Setup of v48:
## ml_demodulator
module ml_demodulator(
    i_clk,
    i_reset,
    i_trig,
    i_y_hat,
    i_r,
    i_rd_rdy,
    o_rd_vld,
    o_llr,
    o_hard_bit
);
Settings: LEC_CHECK=0, CAP_MARGIN=20, CORE_MARGIN=2, CORE_UTILIZATION=72, MAX_ROUTING_LAYER=met4, PLACE_DENSITY_LB_ADDON=0.04, SETUP_SLACK_MARGIN=2.77, SLEW_MARGIN=20; clock period 9.97 ns.
run.sh (not shown) runs the stock make flow with config.mk's settings and CLKGATE_MAP_FILE=.
Layout checks on v48: not met. Flow itself completed; violations: negative setup slack.
[inputs] v54 vs v48
- clearing MAX_ROUTING_LAYER, which used to be met4
- swapping 72 for 64 in CORE_UTILIZATION
- clearing PLACE_DENSITY_LB_ADDON, which used to be 0.04
- clearing SETUP_SLACK_MARGIN, which used to be 2.77
- swapping 9.97 for 4.57 in the clock period (ns, I/O delays scaled along)
### Flow results
- v54 | ERROR | global routing (5_1_grt)
- When the final numbers for v48 and v54 were put side by side, the cell area after placement turned out to be greater in v54.
- v48 → v54: post-CTS setup-driven buffer insertion count decreased by 51 relative to the old numbers, count of hold buffers inserted by post-cts repair roughly the same, total die size up 12%, floorplan core density saw a decrease.
- Delta (v54 minus v48): area of the placeable core now larger; post-place setup slack now smaller; floorplan row count now larger.
- Placer's final routability congestion estimate: higher on v48
Relative to v54, the following input files were edited for v52:
- SETUP_SLACK_MARGIN newly set to 2.77
- CORE_UTILIZATION changed from 64 to 72
- the clock period (ns, I/O delays scaled along) changed from 4.57 to 9.44
==> results <==
- v52: flow complete, layout not clean; failing: negative setup slack
- Compared with v54, in v52 overall chip area dropped 11%; height of the chip has decreased; fraction of the core area occupied by cells at floorplan went up 7.7 points; sum of net half-perimeters after detailed placement moved down; quantity of I/O buffers inserted on ports shows no meaningful change.
- Diff v54 -> v52 | instance count after placement with tap cells included | down by more than 10%
- Re xor/xnor share of the synthesized area: no difference whatsoever between v54 and v52.
What v55 does differently from v52 at the input level:
- a change of SETUP_SLACK_MARGIN from 2.77 to -0.57
- an added CTS_CLUSTER_SIZE of 43
- a change of CORE_UTILIZATION from 72 to 66
- a change of the clock period (ns, I/O delays scaled along) from 9.44 to 8.24
--- outcome ---
The layout from v55, despite a flow that completed every stage, fails the layout checks, with the failing checks listed as negative setup slack. Taking v52 as the reference, in v55 total routing resource utilization after global routing decreased by 3.3 points relative to the old numbers; count of unique library cells instantiated by Yosys level; count of clock-buffer cells in the layout now sits higher. Going from v52 to v55, clock period minus worst slack lower, total length of routed wires lower, setup TNS lower.
What v4 does differently from v55 at the input level:
- CORE_UTILIZATION: 66 -> 72
- MAX_ROUTING_LAYER: unset -> met4
- HOLD_SLACK_MARGIN: unset -> -0.1
### Flow results
Run status, v4: aborted in global routing (5_1_grt), error GRT-0183
Delta (v4 minus v55): flip-flop and latch count after synthesis comparable, number of instances resized during post-cts repair grew by 155, number of CTS-inserted buffers fell 5, synthesized area comparable.

========
Setup of v27:
ml_demodulator again, from the RTL that the note above started with.
==> flow/config.mk <==
export PLATFORM = sky130hd
export DESIGN_NAME = ml_demodulator
export DESIGN_NICKNAME = ml_demodulator
export VERILOG_FILES = /design/flow/design.v
export SDC_FILE = /design/flow/constraint.sdc
export NUM_CORES = 4
export LEC_CHECK = 0
export CAP_MARGIN = 20
export CELL_PAD_IN_SITES_GLOBAL_PLACEMENT = 0
export CORE_MARGIN = 3
export CORE_UTILIZATION = 70
export CTS_CLUSTER_SIZE = 41
export GPL_ROUTABILITY_DRIVEN = 0
export MAX_ROUTING_LAYER = met4
export PLACE_DENSITY = 0.58
export SLEW_MARGIN = 20
export TNS_END_PERCENT = 20
==> flow/constraint.sdc <==
create_clock -name core_clock -period 8.85 [get_ports {i_clk}]
set_input_delay 1.7700 -clock core_clock [delete_from_list [all_inputs] [get_ports {i_clk}]]
set_output_delay 1.7700 -clock core_clock [all_outputs]
set_load 0.01 [all_outputs]
Final checks on v27, whose flow otherwise completed, came back failing, citing negative setup slack.
diff inputs: v27 => v20
- changing CORE_MARGIN from 3 to 2
- removing CELL_PAD_IN_SITES_GLOBAL_PLACEMENT (formerly 0)
- changing PLACE_DENSITY from 0.58 to 0.6
- removing GPL_ROUTABILITY_DRIVEN (formerly 0)
- removing CTS_CLUSTER_SIZE (formerly 41)
- removing TNS_END_PERCENT (formerly 20)
- changing the clock period (ns, I/O delays scaled along) from 8.85 to 8.81
The flow ran to completion for all of v27 and v20 but v20, which stopped partway. No final results exist for v20, since it was stopped by error ODB-0269 during global routing (5_1_grt). Die height: v20 vs v27 down 2 um. Sequential area share after synthesis of v20 is on par with v27. Comparing starting density of the core for v27 and v20, the bigger number came from v27. Compared to v27, v20 was floorplanned on a smaller die. Diff v27..v20 | standard cell area after detailed placement | negligible. Between v27 and v20, the flow reports estimated wirelength of the detail-placed design increasing by a few percent. v20 against v27: number of buffers inserted during clock tree synthesis picked up an extra 8.2%, post-cts gate resize count went up.
#### Input delta (v8 over v20)
- clearing PLACE_DENSITY, which used to be 0.6
- clearing MAX_ROUTING_LAYER, which used to be met4
- putting SETUP_SLACK_MARGIN at -0.54 where nothing was set
- swapping 8.81 for 9.44 in the clock period (ns, I/O delays scaled along)
==> results <==
v8 completed end to end; final checks failed (negative setup slack).
Post-synth tally of flip-flops with integrated enable came out exactly the same in v20 and v8.
Fraction of synthesized cell area in xor and xnor cells delta (v20 -> v8): insignificant
Changes observed in v8 relative to v20: post-CTS setup buffer count lost 117; post-CTS resize count lost 371.
Diff v20..v8 | deepest level of the CTS H-tree | unchanged
Re area of the core region: no difference whatsoever between v20 and v8.
The run showing the smaller total instance count after detailed placement is v8.
Number of standard cells after synthesis of v20 is on par with v8.
Going from v20 to v8, final weighted congestion of routability-driven global placement shrank slightly.
Relative to v8, the following input files were edited for v46:
- CORE_UTILIZATION changed from 70 to 58
- SETUP_SLACK_MARGIN removed (was -0.54)
- PLACE_DENSITY newly set to 0.6
- the clock period (ns, I/O delays scaled along) changed from 9.44 to 8.89
==> comparison <==
v46 finished all stages; however, its layout fails the closing checks, the failures being negative setup slack.
[diff] worst-case headroom to the max-slew limit, v46 relative to v8: regression
Via count of v8 is on par with v46.
Sort v8 and v46 by number of clock buffers in the layout asc -> top: v8
Row share of final layout cell area taken by non-clock buffers: v46 higher / v8 lower
Diff v8 and v46: final setup violation count lower in v46
v46 ended up with j2_path_r[1][0] as its capture point of the worst path; v8 ended up with j1_path_r[2][0].
Comparing v8 and v46, net count of the finished layout is lower on v8.
--- input diff v46..v24 ---
- CORE_UTILIZATION: 58 -> 44
- the clock period (ns, I/O delays scaled along): 8.89 -> 10.7
--- outcome ---
v24: chip area about 30% above v46
v24 finished every stage and its layout cleared the timing, design-rule and antenna checks.
Although it ran to completion, v46 produced a layout that fails the final checks because of negative setup slack.
v24 vs v46: design area down
Global routing met2 resource utilization in v24 vs v46: down 15 points
Compared to v46, v24 leaves more free space in the core.
In v24, the shortest period the worst path allows came out 0.88 ns above the value in v46.
Changes in v35 relative to v24:
- CORE_UTILIZATION changed from 44 to 71
- CAP_MARGIN changed from 20 to 0
- CTS_CLUSTER_SIZE newly set to 34
- the clock period (ns, I/O delays scaled along) changed from 10.7 to 5.7
Status: v35 FAILED at clock tree synthesis (4_1_cts) (tool error). Note that the area of the chip recorded for v24 amounts to 1.6 times the value seen in v35. Diff v24 -> v35 | cell count after placement | up by a little under 10%. From v24 to v35 the numbers moved as follows: initial cell density of the core has increased; placed wire-length estimate went up 21%; routability congestion estimate from global placement climbed 0.079. Comparing v24 against v35, there is no change at all in netlist area before placement. Comparing v35 against v24, there is no change at all in synthesized cell count. For standard cell core area, dividing the value from v35 by the value from v24 gives 0.62.

========
ml_demodulator again, from the RTL that the note above started with.
// ml_demodulator
module ml_demodulator(
    i_clk,
    i_reset,
    i_trig,
    i_y_hat,
    i_r,
    i_rd_rdy,
    o_rd_vld,
    o_llr,
    o_hard_bit
);
make LEC_CHECK=0 CAP_MARGIN=0 CORE_MARGIN=2 CORE_UTILIZATION=72 CTS_CLUSTER_DIAMETER=29 CTS_CLUSTER_SIZE=34 PLACE_DENSITY=0.6 SETUP_SLACK_MARGIN=0.69 SLEW_MARGIN=20 finish   # period 5.7 ns
The first run died in clock tree synthesis (4_1_cts), error DPL-0033.
Rerun with:
CAP_MARGIN = 20   (was 0)
CORE_UTILIZATION = 16   (was 72)
CTS_CLUSTER_DIAMETER = not set   (was 29)
CTS_CLUSTER_SIZE = not set   (was 34)
SETUP_SLACK_MARGIN = not set   (was 0.69)
clock period = 11.8 ns   (was 5.7 ns; I/O delays follow)
After rerunning: With this change the flow passed the timing, design-rule and antenna checks. Synthesized area is unchanged. Synthesized cell count is unchanged. Die size increases to 4.4 times its value.
Rerun with:
CORE_UTILIZATION = 40   (was 16)
clock period = 10.7 ns   (was 11.8 ns; I/O delays follow)
The new run went through all stages and came out clean.
Global-route usage rose by 14 points.
Routed wire length fell by a few percent.
Worst hold slack hardly moves.
Via count rose slightly.
Synthesized area does not change.
Design area fell by a few percent.
Die area fell by well over a third.
Rerun with:
ABC_AREA = 1   (was not set)
CORE_UTILIZATION = 21   (was 40)
CTS_CLUSTER_DIAMETER = 150   (was not set)
clock period = 11.0 ns   (was 10.7 ns; I/O delays follow)
After rerunning: Via count rose by 20%; clock skew fell by 0.024 ns; worst setup slack is better by 0.44 ns; die size rose by 100%; critical path depth rose by 10; count of clock-buffer cells in the layout fell by 13; hold slack is worse by 0.0065 ns; core utilization fell by 21 points; synthesized cell count rose by 31%; register-to-register slack is better by 0.44 ns.

========
job 5867:
ml_demodulator again, from the RTL that the note above started with.
make LEC_CHECK=0 CAP_MARGIN=15 CORE_ASPECT_RATIO=0.5 CORE_MARGIN=2 CORE_UTILIZATION=72 CTS_CLUSTER_DIAMETER=334 CTS_CLUSTER_SIZE=99 HOLD_SLACK_MARGIN=-0.07 PLACE_DENSITY=0.4 SETUP_SLACK_MARGIN=-0.33 SLEW_MARGIN=20 TNS_END_PERCENT=5 finish   # period 5.65 ns
Seen in the log of job 5867: GRT-0116 during global routing, after which the run never completed.
Changes in job 8128 relative to job 5867:
Settings: SETUP_SLACK_MARGIN changed from -0.33 to 2.77; HOLD_SLACK_MARGIN changed from -0.07 to -0.08; CORE_ASPECT_RATIO removed (was 0.5); TNS_END_PERCENT removed (was 5); CTS_CLUSTER_SIZE changed from 99 to 41; CTS_CLUSTER_DIAMETER removed (was 334); CAP_MARGIN changed from 15 to 20; PLACE_DENSITY removed (was 0.4); the clock period (ns, I/O delays scaled along) changed from 5.65 to 9.44.
Re fraction of the mapped netlist area in simple logic gates: no difference whatsoever between job 5867 and job 8128. Job 5867 → job 8128: initial standard-cell utilization of the core level, number of standard cells reported by yosys essentially unchanged, horizontal die size -29%, number of placement rows now larger. | job 8128 | all stages done | FAIL | setup timing |.
Edits applied to the flow inputs when going from job 8128 to job 8360:
Settings: HOLD_SLACK_MARGIN now -0.1, was -0.08; CORE_UTILIZATION now 70, was 72; SETUP_SLACK_MARGIN now -0.54, was 2.77; the clock period (ns, I/O delays scaled along) now 8.51, was 9.44.
Results
- Job 8360 finished all stages; layout check result: FAIL, due to capacitance limit, slew limit, setup timing.
- Summary of job 8360 over job 8128: initial antenna violation count rose 3, flip-flop count held steady, core footprint +2.3%.
Setup changes, job 8360 to job 2842
Settings: SETUP_SLACK_MARGIN: -0.54 -> unset; SLEW_MARGIN: 20 -> 0; HOLD_SLACK_MARGIN: -0.1 -> unset; CORE_UTILIZATION: 70 -> 40; ABC_AREA: unset -> 1; CTS_CLUSTER_SIZE: 41 -> unset; CORE_MARGIN: 2 -> 7.
## What came out
Job 2842 reports a higher register-to-register slack than job 8360 does.
For the register share of the cell area, job 2842 came in 1.7 points lower than job 8360 did.
Final checks on job 2842, whose flow otherwise completed, came back failing, citing setup timing.
[inputs] job 234 vs job 2842
Settings: clearing ABC_AREA, which used to be 1; swapping 7 for 2 in CORE_MARGIN; swapping 40 for 70 in CORE_UTILIZATION; swapping 0 for 20 in SLEW_MARGIN; putting SETUP_SLACK_MARGIN at 0.72 where nothing was set; putting CTS_CLUSTER_SIZE at 37 where nothing was set; swapping 8.51 for 4.57 in the clock period (ns, I/O delays scaled along).
FAIL job 234 @ global routing: tool exited with error. From the logs: job 2842 reached the end of the flow and failed the layout checks with setup timing. As far as quantity of hold-fixing buffers added after cts goes, job 2842 and job 234 are indistinguishable; the numbers are identical. Summary of job 234 over job 2842: number of I/O pins barely changed, mean instance size in the synthesized netlist has increased. The lower synthesized area came out of job 234. Comparing job 234 and job 2842, multiplexer share of the synthesized area is higher on job 234. Between job 2842 and job 234, the flow reports placed cell count decreasing by more than 10%. Job 2842 -> job 234: total cells reported by yosys after synthesis decreased by more than 10%. Area fraction in compound gates in job 234 vs job 2842: up 0.28 points. Delta (job 234 minus job 2842): number of buffers inserted during clock tree synthesis shrank by about 7%, synthesized cell count fell 24%, xor-xnor portion of the synthesized cell area grew by 4.0 points.

========
Starting RTL as in the previous note.
Settings: LEC_CHECK=0, CAP_MARGIN=0, CORE_MARGIN=2, CORE_UTILIZATION=71, CTS_CLUSTER_DIAMETER=29, CTS_CLUSTER_SIZE=34, HOLD_SLACK_MARGIN=-0.05, PLACE_DENSITY=0.6, SETUP_SLACK_MARGIN=0.69, SLEW_MARGIN=20; clock period 5.7 ns.
The starting point aborted during clock tree synthesis (4_1_cts).
Rerun with:
- CAP_MARGIN: 0 -> 20
- CORE_UTILIZATION: 71 -> 66
- CTS_CLUSTER_DIAMETER: 29 -> 95
- CTS_CLUSTER_SIZE: 34 -> not set
- HOLD_SLACK_MARGIN: -0.05 -> not set
- MAX_ROUTING_LAYER: not set -> met4
- SETUP_SLACK_MARGIN: 0.69 -> not set
- clock period: 5.7 -> 8.9 ns (I/O delays scaled with it)
This time the run completed and failed the layout checks on negative setup slack; synthesized cell count is unchanged; die area rose by 7.5%; synthesized area is unchanged.
Rerun with:
- CORE_UTILIZATION: 66 -> 72
- HOLD_SLACK_MARGIN: not set -> 0.29
- SETUP_SLACK_MARGIN: not set -> 1.43
- clock period: 8.9 -> 9.9 ns (I/O delays scaled with it)
The changed run finished with negative setup slack left.
Routed wire length came out higher by about 5%.
Count of clock-buffer cells in the layout does not change.
Core utilization rises by 2.8 points.
Design area goes down by about 4.6%.
Global-route usage rises by 4.7 points.
Die area drops by 8.2%.

========
ml_demodulator again, from the RTL that the note above started with.
clock: 7.52 ns
lec_check: 0
cap_margin: 15
core_margin: 2
core_utilization: 72
cts_cluster_diameter: 192
cts_cluster_size: 96
place_density: 0.6
slew_margin: 20
tns_end_percent: 5
The starting point failed in global routing (5_1_grt) on ODB-0269.
==> next run, changes <==
--- a/flow/config.mk
+++ b/flow/config.mk
@@ -8 +8 @@
-export CAP_MARGIN = 15
+export CAP_MARGIN = 0
@@ -11,2 +11,2 @@
-export CTS_CLUSTER_DIAMETER = 192
-export CTS_CLUSTER_SIZE = 96
+export CTS_CLUSTER_SIZE = 34
+export HOLD_SLACK_MARGIN = -0.08
@@ -13,0 +14 @@
+export SETUP_SLACK_MARGIN = 1.6
@@ -15 +15,0 @@
-export TNS_END_PERCENT = 5
==> flow/constraint.sdc (replaced) <==
create_clock -name core_clock -period 5.7 [get_ports {i_clk}]
set_input_delay 1.1400 -clock core_clock [delete_from_list [all_inputs] [get_ports {i_clk}]]
set_output_delay 1.1400 -clock core_clock [all_outputs]
set_load 0.01 [all_outputs]
Effect:
- The new run did not get past global routing (5_1_grt), error GRT-0116
- area after synthesis stays the same
- die size stays the same
- synthesized cell count does not change
==> next run, changes <==
--- a/flow/config.mk
+++ b/flow/config.mk
@@ -8 +8 @@
-export CAP_MARGIN = 0
+export CAP_MARGIN = 15
@@ -11,2 +11,2 @@
-export CTS_CLUSTER_SIZE = 34
-export HOLD_SLACK_MARGIN = -0.08
+export CTS_CLUSTER_DIAMETER = 192
+export CTS_CLUSTER_SIZE = 96
@@ -14 +14 @@
-export SETUP_SLACK_MARGIN = 1.6
+export SETUP_SLACK_MARGIN = 1.93
==> flow/constraint.sdc (replaced) <==
create_clock -name core_clock -period 7.8 [get_ports {i_clk}]
set_input_delay 1.5600 -clock core_clock [delete_from_list [all_inputs] [get_ports {i_clk}]]
set_output_delay 1.5600 -clock core_clock [all_outputs]
set_load 0.01 [all_outputs]
The changed run aborted during global routing (5_1_grt) with GRT-0232.
Area after synthesis does not change.
Synthesized cell count does not change.
Die area does not change.
==> next run, changes <==
--- a/flow/config.mk
+++ b/flow/config.mk
@@ -11,4 +11,3 @@
-export CTS_CLUSTER_DIAMETER = 192
-export CTS_CLUSTER_SIZE = 96
-export PLACE_DENSITY = 0.6
-export SETUP_SLACK_MARGIN = 1.93
+export CTS_CLUSTER_DIAMETER = 334
+export CTS_CLUSTER_SIZE = 99
+export PLACE_DENSITY = 0.4
==> flow/constraint.sdc (replaced) <==
create_clock -name core_clock -period 5.65 [get_ports {i_clk}]
set_input_delay 1.1300 -clock core_clock [delete_from_list [all_inputs] [get_ports {i_clk}]]
set_output_delay 1.1300 -clock core_clock [all_outputs]
set_load 0.01 [all_outputs]
The new run aborted during global routing (5_1_grt) on GRT-0116. Synthesized cell count does not change. Area after synthesis is unchanged. Die size stays the same.
==> next run, changes <==
--- a/flow/config.mk
+++ b/flow/config.mk
@@ -11,3 +11,3 @@
-export CTS_CLUSTER_DIAMETER = 334
-export CTS_CLUSTER_SIZE = 99
-export PLACE_DENSITY = 0.4
+export CTS_CLUSTER_DIAMETER = 192
+export CTS_CLUSTER_SIZE = 96
+export PLACE_DENSITY = 0.6
@@ -14,0 +15 @@
+export TNS_END_PERCENT = 5
==> flow/constraint.sdc (replaced) <==
create_clock -name core_clock -period 7.51 [get_ports {i_clk}]
set_input_delay 1.5020 -clock core_clock [delete_from_list [all_inputs] [get_ports {i_clk}]]
set_output_delay 1.5020 -clock core_clock [all_outputs]
set_load 0.01 [all_outputs]
- The changed run aborted during global routing (5_1_grt) with GRT-0232
- area after synthesis does not change
- die size is unchanged
- synthesized cell count is unchanged
